==> run a <==
==> flow/design.v (excerpt) <==
module Dmac_Top (
    input  logic        clk,
    input  logic        rst,
    input  logic        write,
    input  logic        HSel,
    input  logic [1:0]  STrans,
    input  logic [31:0] HWData,
    input  logic [31:0] HAddr,
    input  logic [31:0] MRData,
    input  logic        HReady,
    input  logic [1:0]  M_HResp,
    output logic HReadyOut,
    output logic [1:0] S_HResp,
    input  logic [1:0]  DmacReq,      
    input  logic        Bus_Grant,   
    output logic [31:0] MAddress,
    output logic [31:0] MWData,
    output logic [3:0]  MBurst_Size,
    output logic        MWrite,
    output logic [1:0]  MTrans,
    output logic [3:0]  MWStrb,
    output logic        Bus_Req,
    output logic        Interrupt,
    output logic [1:0]  ReqAck
);
    logic con_sel, con_en, irq, con_new_sel, C_config;
    logic hold;
    logic channel_en_1, channel_en_2;
    Dmac_Main_Datapath datapath_inst (
        .clk            (clk),
        .rst            (rst),
        .write          (write),
        .HSel           (HSel),
        .STrans         (STrans),
        .channel_en_1   (channel_en_1),
        .channel_en_2   (channel_en_2),
        .HWData         (HWData),
        .HAddr          (HAddr),
        .MRData         (MRData),
        .HReady         (HReady),
        .M_HResp          (M_HResp),
        .con_en         (con_en),
        .con_sel        (con_sel),
        .C_config       (C_config),
  ...
clock: 8.72 ns
lec_check: 0
abc_area: 1
cap_margin: 20
cell_pad_in_sites_detail_placement: 0
core_aspect_ratio: 1.19
core_margin: 8
core_utilization: 28
cts_cluster_diameter: 174
gpl_routability_driven: 1
gpl_timing_driven: 1
min_routing_layer: met1
setup_slack_margin: -0.25
slew_margin: 10
run.sh (not shown) runs the stock make flow with config.mk's settings and CLKGATE_MAP_FILE=.
==> run b: changes against run a <==
ABC_AREA = default   (was 1)
CELL_PAD_IN_SITES_DETAIL_PLACEMENT = default   (was 0)
CORE_ASPECT_RATIO = default   (was 1.19)
CORE_MARGIN = 2   (was 8)
CORE_UTILIZATION = 57   (was 28)
CTS_CLUSTER_DIAMETER = 271   (was 174)
GPL_ROUTABILITY_DRIVEN = default   (was 1)
GPL_TIMING_DRIVEN = default   (was 1)
MIN_ROUTING_LAYER = default   (was met1)
PLACE_DENSITY = 0.77   (was default)
SETUP_SLACK_MARGIN = default   (was -0.25)
SLEW_MARGIN = 20   (was 10)
==> flow/constraint.sdc (replaced) <==
create_clock -name core_clock -period 2.62 [get_ports {clk}]
set_input_delay 0.5240 -clock core_clock [delete_from_list [all_inputs] [get_ports {clk}]]
set_output_delay 0.5240 -clock core_clock [all_outputs]
set_load 0.01 [all_outputs]
==> run c: changes against run a <==
CELL_PAD_IN_SITES_DETAIL_PLACEMENT = default   (was 0)
CORE_ASPECT_RATIO = default   (was 1.19)
CORE_MARGIN = 2   (was 8)
CORE_UTILIZATION = 72   (was 28)
CTS_CLUSTER_DIAMETER = 397   (was 174)
CTS_CLUSTER_SIZE = 10   (was default)
GPL_ROUTABILITY_DRIVEN = default   (was 1)
GPL_TIMING_DRIVEN = default   (was 1)
MIN_ROUTING_LAYER = default   (was met1)
PLACE_DENSITY = 0.4   (was default)
SETUP_SLACK_MARGIN = 0.95   (was -0.25)
SLEW_MARGIN = 20   (was 10)
==> flow/constraint.sdc (replaced) <==
create_clock -name core_clock -period 4.84 [get_ports {clk}]
set_input_delay 0.9680 -clock core_clock [delete_from_list [all_inputs] [get_ports {clk}]]
set_output_delay 0.9680 -clock core_clock [all_outputs]
set_load 0.01 [all_outputs]
==> results <==
metric	run b	run c	run a
Number of cell instances on the worst register-to-register path	15	24	12
Area of the die	113,000 um2	97,300 um2	260,000 um2
Worst-margin pin slew	0.801 ns	1.23 ns	1.12 ns
Post-synth top area share	49.0%	45.1%	45.1%
Well-tap cell count	1,414	1,254	3,184
Setup TNS	-295.81 ns	0 ns	0 ns
Startpoint of the worst hold path	HAddr[4]	-	datapath_inst.DAddr_Reg[1]
Hold Path Depth	2	-	2
Run status	complete, but fails checks	timing/DRC/antenna clean	timing/DRC/antenna clean
Layout check failures	setup timing	-	-
CP startpoint kind	flip-flop	flip-flop	input port
Met1 wire length	69,300 um	74,900 um	86,100 um
Total number of vias	44.0k	60.9k	53.6k
Data arrival time of the critical path	3.94 ns	3.54 ns	5.54 ns


==> inputs of quartz <==
Starting RTL as in the previous note.
clock: 10.0 ns
lec_check: 0
cap_margin: 0
cell_pad_in_sites_detail_placement: 2
core_aspect_ratio: 0.66
core_margin: 2
core_utilization: 60
cts_cluster_diameter: 183
cts_cluster_size: 97
gpl_timing_driven: 0
max_routing_layer: met4
place_density: 0.43
slew_margin: 20
tns_end_percent: 50
==> willow (differences from quartz) <==
==> flow/config.mk (replaced) <==
export PLATFORM = sky130hd
export DESIGN_NAME = Dmac_Top
export DESIGN_NICKNAME = Dmac_Top
export VERILOG_FILES = /design/flow/design.v
export SDC_FILE = /design/flow/constraint.sdc
export NUM_CORES = 4
export LEC_CHECK = 0
export CAP_MARGIN = 20
export CORE_MARGIN = 10
export CORE_UTILIZATION = 40
export CTS_CLUSTER_DIAMETER = 392
export GPL_ROUTABILITY_DRIVEN = 0
export GPL_TIMING_DRIVEN = 0
export MAX_ROUTING_LAYER = met4
export PLACE_DENSITY_LB_ADDON = 0.18
export SLEW_MARGIN = 20
==> flow/constraint.sdc (replaced) <==
create_clock -name core_clock -period 8.44 [get_ports {clk}]
set_input_delay 1.6880 -clock core_clock [delete_from_list [all_inputs] [get_ports {clk}]]
set_output_delay 1.6880 -clock core_clock [all_outputs]
set_load 0.01 [all_outputs]
==> garnet (differences from quartz) <==
==> flow/config.mk (replaced) <==
export PLATFORM = sky130hd
export DESIGN_NAME = Dmac_Top
export DESIGN_NICKNAME = Dmac_Top
export VERILOG_FILES = /design/flow/design.v
export SDC_FILE = /design/flow/constraint.sdc
export NUM_CORES = 4
export LEC_CHECK = 0
export CAP_MARGIN = 15
export CORE_MARGIN = 2
export CORE_UTILIZATION = 72
export CTS_CLUSTER_SIZE = 58
export PLACE_DENSITY_LB_ADDON = 0.0
export SETUP_SLACK_MARGIN = 0.6
export SLEW_MARGIN = 20
==> flow/constraint.sdc (replaced) <==
create_clock -name core_clock -period 4.77 [get_ports {clk}]
set_input_delay 0.9540 -clock core_clock [delete_from_list [all_inputs] [get_ports {clk}]]
set_output_delay 0.9540 -clock core_clock [all_outputs]
set_load 0.01 [all_outputs]
==> report_table.html <==
<h2>Implementation results</h2>
<table>
<tr><th>Metric</th><th>Value</th></tr>
<tr><th colspan="2">Outcome</th></tr>
<tr><td>Last stage</td><td>detailed placement (3_5_place_dp)</td></tr>
<tr><td>Outcome</td><td>did not finish</td></tr>
<tr><td>Tool error message</td><td>[ERROR DPL-0033] detailed placement checks failed during check placement.</td></tr>
<tr><th colspan="2">Placement</th></tr>
<tr><td>Buffers on Ports</td><td>156</td></tr>
<tr><td>Weighted congestion at the end of routability-driven global placement</td><td>between 0.9 and 1</td></tr>
<tr><th colspan="2">Floorplan</th></tr>
<tr><td>Num rows</td><td>96</td></tr>
<tr><td>Top-level I/O count</td><td>190</td></tr>
<tr><td>Vert. Die Dim</td><td>roughly 270 um</td></tr>
<tr><td>Chip width</td><td>a little over 400 um</td></tr>
<tr><td>Chip Area</td><td>approximately 110,000 sq um</td></tr>
<tr><td>Area of the placeable core</td><td>104,000 sq um</td></tr>
<tr><td>Initial Util</td><td>60.4%</td></tr>
<tr><th colspan="2">Synthesis</th></tr>
<tr><td>Most common cell in the netlist</td><td>sky130_fd_sc_hd__edfxtp_1</td></tr>
<tr><td>Xor+xnor area frac</td><td>1.92%</td></tr>
<tr><td>Yosys cell count</td><td>between 4,000 and 5,000</td></tr>
</table>
Source of the figures above: quartz

==> report_table.html <==
<h3>Run summary</h3>
<table>
<tr><th>Metric</th><th>Value</th></tr>
<tr><th colspan="2">Outcome</th></tr>
<tr><td>Layout check faults</td><td>setup timing</td></tr>
<tr><td>Outcome</td><td>finished with violations</td></tr>
<tr><th colspan="2">Floorplan</th></tr>
<tr><td>Num rows</td><td>108</td></tr>
<tr><td>Area of the placeable core</td><td>slightly below 90,000 sq um</td></tr>
<tr><td>Vert. Die Dim</td><td>approximately 300 um</td></tr>
<tr><td>Chip Area</td><td>between 80,000 and 90,000 sq um</td></tr>
<tr><td>Top-level I/O count</td><td>190</td></tr>
<tr><td>Initial Util</td><td>around 73%</td></tr>
<tr><th colspan="2">Synthesis</th></tr>
<tr><td>Xor+xnor area frac</td><td>~1.9%</td></tr>
<tr><td>Most common cell in the netlist</td><td>sky130_fd_sc_hd__edfxtp_1</td></tr>
<tr><th colspan="2">Placement</th></tr>
<tr><td>Buffers on Ports</td><td>157</td></tr>
<tr><th colspan="2">Timing</th></tr>
<tr><td># setup viols final</td><td>27</td></tr>
<tr><td>Slack of the critical path</td><td>-0.158 ns</td></tr>
</table>
Source of the figures above: garnet

==> report_table.html <==
<h3>Run summary</h3>
<table>
<tr><th>Metric</th><th>Value</th></tr>
<tr><th colspan="2">Outcome</th></tr>
<tr><td>Outcome</td><td>timing/DRC/antenna clean</td></tr>
<tr><th colspan="2">Synthesis</th></tr>
<tr><td>Xor+xnor area frac</td><td>~1.9%</td></tr>
<tr><td>Yosys cell count</td><td>~4,300</td></tr>
<tr><th colspan="2">Floorplan</th></tr>
<tr><td>Chip Area</td><td>173,000 sq um</td></tr>
<tr><td>Initial Util</td><td>about two fifths</td></tr>
<tr><td>Num rows</td><td>between 100 and 150</td></tr>
<tr><td>Vert. Die Dim</td><td>around 420 um</td></tr>
<tr><td>Area of the placeable core</td><td>~160,000 sq um</td></tr>
<tr><td>Top-level I/O count</td><td>190</td></tr>
<tr><td>Chip width</td><td>roughly 420 um</td></tr>
<tr><th colspan="2">Placement</th></tr>
<tr><td>Buffers on Ports</td><td>156</td></tr>
</table>
Source of the figures above: willow



==> inputs of run F <==
Starting RTL as in the previous note.
// Dmac_Top
module Dmac_Top (
    input  logic        clk,
    input  logic        rst,
    input  logic        write,
    input  logic        HSel,
    input  logic [1:0]  STrans,
    input  logic [31:0] HWData,
    input  logic [31:0] HAddr,
    input  logic [31:0] MRData,
    input  logic        HReady,
    input  logic [1:0]  M_HResp,
    output logic HReadyOut,
    output logic [1:0] S_HResp,
    input  logic [1:0]  DmacReq,      
    input  logic        Bus_Grant,   
    output logic [31:0] MAddress,
    output logic [31:0] MWData,
    output logic [3:0]  MBurst_Size,
    output logic        MWrite,
    output logic [1:0]  MTrans,
    output logic [3:0]  MWStrb,
    output logic        Bus_Req,
    output logic        Interrupt,
    output logic [1:0]  ReqAck
);
make LEC_CHECK=0 CAP_MARGIN=20 CORE_MARGIN=2 CORE_UTILIZATION=16 CTS_CLUSTER_DIAMETER=29 CTS_CLUSTER_SIZE=46 HOLD_SLACK_MARGIN=-0.09 PLACE_DENSITY=0.77 SETUP_SLACK_MARGIN=1.42 SLEW_MARGIN=20 finish   # period 5.12 ns
==> inputs of run A, as changes to run F <==
- CAP_MARGIN: 20 -> 15
- CORE_ASPECT_RATIO: not set -> 0.71
- CORE_UTILIZATION: 16 -> 72
- CTS_CLUSTER_DIAMETER: 29 -> not set
- CTS_CLUSTER_SIZE: 46 -> 58
- HOLD_SLACK_MARGIN: -0.09 -> not set
- PLACE_DENSITY: 0.77 -> 0.36
- SETUP_SLACK_MARGIN: 1.42 -> 0.41
==> flow/constraint.sdc (replaced) <==
create_clock -name core_clock -period 4.77 [get_ports {clk}]
set_input_delay 0.9540 -clock core_clock [delete_from_list [all_inputs] [get_ports {clk}]]
set_output_delay 0.9540 -clock core_clock [all_outputs]
set_load 0.01 [all_outputs]
==> inputs of run B, as changes to run F <==
- CORE_UTILIZATION: 16 -> 40
- CTS_CLUSTER_DIAMETER: 29 -> not set
- CTS_CLUSTER_SIZE: 46 -> not set
- HOLD_SLACK_MARGIN: -0.09 -> not set
- PLACE_DENSITY: 0.77 -> 0.6
- SETUP_SLACK_MARGIN: 1.42 -> not set
==> flow/constraint.sdc (replaced) <==
create_clock -name core_clock -period 10.1 [get_ports {clk}]
set_input_delay 2.0200 -clock core_clock [delete_from_list [all_inputs] [get_ports {clk}]]
set_output_delay 2.0200 -clock core_clock [all_outputs]
set_load 0.01 [all_outputs]
==> results <==
Run status: run A finished with violations; run F complete, no violations; run B complete, no violations
Layout check failures: run A setup timing; run F -; run B -
Type of the worst setup path: run A reg2out; run F reg2out; run B in2out
Detailed-router iteration count before antenna repair: run A 6; run F 6; run B 5
Area taken by flip-flops and latches: run A 41,170 sq um; run F 41,170 sq um; run B 41,170 sq um
Non-clock buffering overhead: run A 6.366%; run F 6.154%; run B 3.165%
Die area: run A 89,640 sq um; run F 397,600 sq um; run B 160,200 sq um
Total number of tap cells: run A 1,162; run F 5,220; run B 2,058
Power per standard cell area: run A 351.4 nW/um^2; run F 363.8 nW/um^2; run B 174.4 nW/um^2
TritonCTS Buffers: run A 132; run F 231; run B 154
Maximum buffer depth of the clock tree: run A 3; run F 4; run B 3
Number of standard cells in the final layout excluding fillers: run A 5,881; run F 10,170; run B 6,633
Worst setup SP type: run A register; run F register; run B primary input
Area post-placement: run A 67,230 sq um; run F 72,220 sq um; run B 66,840 sq um
Clk pwr share: run A 42.6%; run F 54.4%; run B 45.0%
Worst Setup EP: run A MWData[4]; run F MWData[16]; run B MAddress[31]
Switching power share of the total: run A 22.26%; run F 21.81%; run B 21.56%
Pwr Total: run A 25.75 mW; run F 30.18 mW; run B 12.53 mW
Final non-filler cell area: run A 73,290 sq um; run F 82,950 sq um; run B 71,870 sq um
Post-Route Hold Slack: run A 0.4776 ns; run F 0.4656 ns; run B 0.4808 ns
Layout overhead on the synthesized area: run A 16.69%; run F 32.07%; run B 14.44%
Gr usage total: run A 43.95%; run F 9.586%; run B 20.06%
Metal-1 WL: run A 69,060 microns; run F 74,320 microns; run B 72,850 microns
Pin count of the biggest net entering global routing: run A 138; run F 138; run B 141


==> indigo: inputs <==
Starting RTL as in the previous note.
==> flow/config.mk <==
export PLATFORM = sky130hd
export DESIGN_NAME = Dmac_Top
export DESIGN_NICKNAME = Dmac_Top
export VERILOG_FILES = /design/flow/design.v
export SDC_FILE = /design/flow/constraint.sdc
export NUM_CORES = 4
export LEC_CHECK = 0
export CAP_MARGIN = 20
export CORE_MARGIN = 2
export CORE_UTILIZATION = 70
export CTS_CLUSTER_DIAMETER = 29
export CTS_CLUSTER_SIZE = 48
export PLACE_DENSITY = 0.77
export SETUP_SLACK_MARGIN = 1.42
export SLEW_MARGIN = 20
==> flow/constraint.sdc <==
create_clock -name core_clock -period 5.12 [get_ports {clk}]
set_input_delay 1.0240 -clock core_clock [delete_from_list [all_inputs] [get_ports {clk}]]
set_output_delay 1.0240 -clock core_clock [all_outputs]
set_load 0.01 [all_outputs]
==> tundra: changes against indigo <==
Settings changed: CORE_ASPECT_RATIO set to 0.53, CORE_UTILIZATION 70 to 72, CTS_CLUSTER_DIAMETER 29 to unset, PLACE_DENSITY 0.77 to 0.65, SETUP_SLACK_MARGIN 1.42 to 1.47.
==> flow/constraint.sdc (replaced) <==
create_clock -name core_clock -period 5.34 [get_ports {clk}]
set_input_delay 1.0680 -clock core_clock [delete_from_list [all_inputs] [get_ports {clk}]]
set_output_delay 1.0680 -clock core_clock [all_outputs]
set_load 0.01 [all_outputs]
==> run notes <==
Purpose: to document the outcome of synthesis and place and route.

Global routing
The initial antenna violation count is 13. The number of global-route vias before repair is between 40000 and 50000.

Layout
The final design was reported to hold multi-input combinational gates totalling 2537. The finished cells cover about 0.073 mm2. In the final layout, flip-flops and latches occupy 0.0412 mm2. The multi-input gate share of total cell area is between 20% and 30%.

The count of filler cells inserted in the layout is roughly 4000. The layout report lists the clock-cell share of area as under 10%.

Setup path
The required time of the critical path is between 4 and 5 ns. The capturing element of the worst setup path is MWData[12]. Per STA, the worst path is made up of or4_4, nor4_4, buf_6, nand3_2, o22ai_4, a41oi_4, buf_12, buf_16, a211oi_4, a31o_2, clkdlybuf4s15_2. The number of cells on the critical path is 11.

Pwr
The total power of the final layout is between 0.02 and 0.025 W. The power report attributes to the clock group a share of about two fifths. Sequential cells consume a total of approximately 0.012 W.

The combinational group power is between 0.001 and 0.0015 W.

Clock tree
The report lists the number of cells resized after CTS as around 450. The maximum level of the CTS H-tree is 3.

Run status
The flow ran to the end and the layout has no timing, DRC or antenna violations.
[end of results for tundra]
==> run notes <==
Purpose: to document the outcome of synthesis and place and route.

Run status
The flow ran to the end, but the layout failed its checks. In this run the layout check failures are capacitance limit, slew limit, setup timing.

STA
The final timing report lists a max-slew violation count of 2. The total setup violations reported at the end of the flow is 12. Across all setup checks in the final design, the least slack found is -0.717 ns.

Setup path
The number of cells on the critical path is 8. The capturing element of the worst setup path is MWData[23].

Layout
The final design instance area without fill is approximately 0.079 mm2. The multi-input gate share of total cell area is roughly 28%. Per the layout report, the design carries about 3100 filler cells. The number of multi-input combinational cells in the layout is about 2500.

Run
In this run the maximum-capacitance check reported violations numbering 1.

Clock tree
The maximum level of the CTS H-tree is 5.
[end of results for indigo]
Power figures rest on the tool's default switching activity, not on a simulated workload.
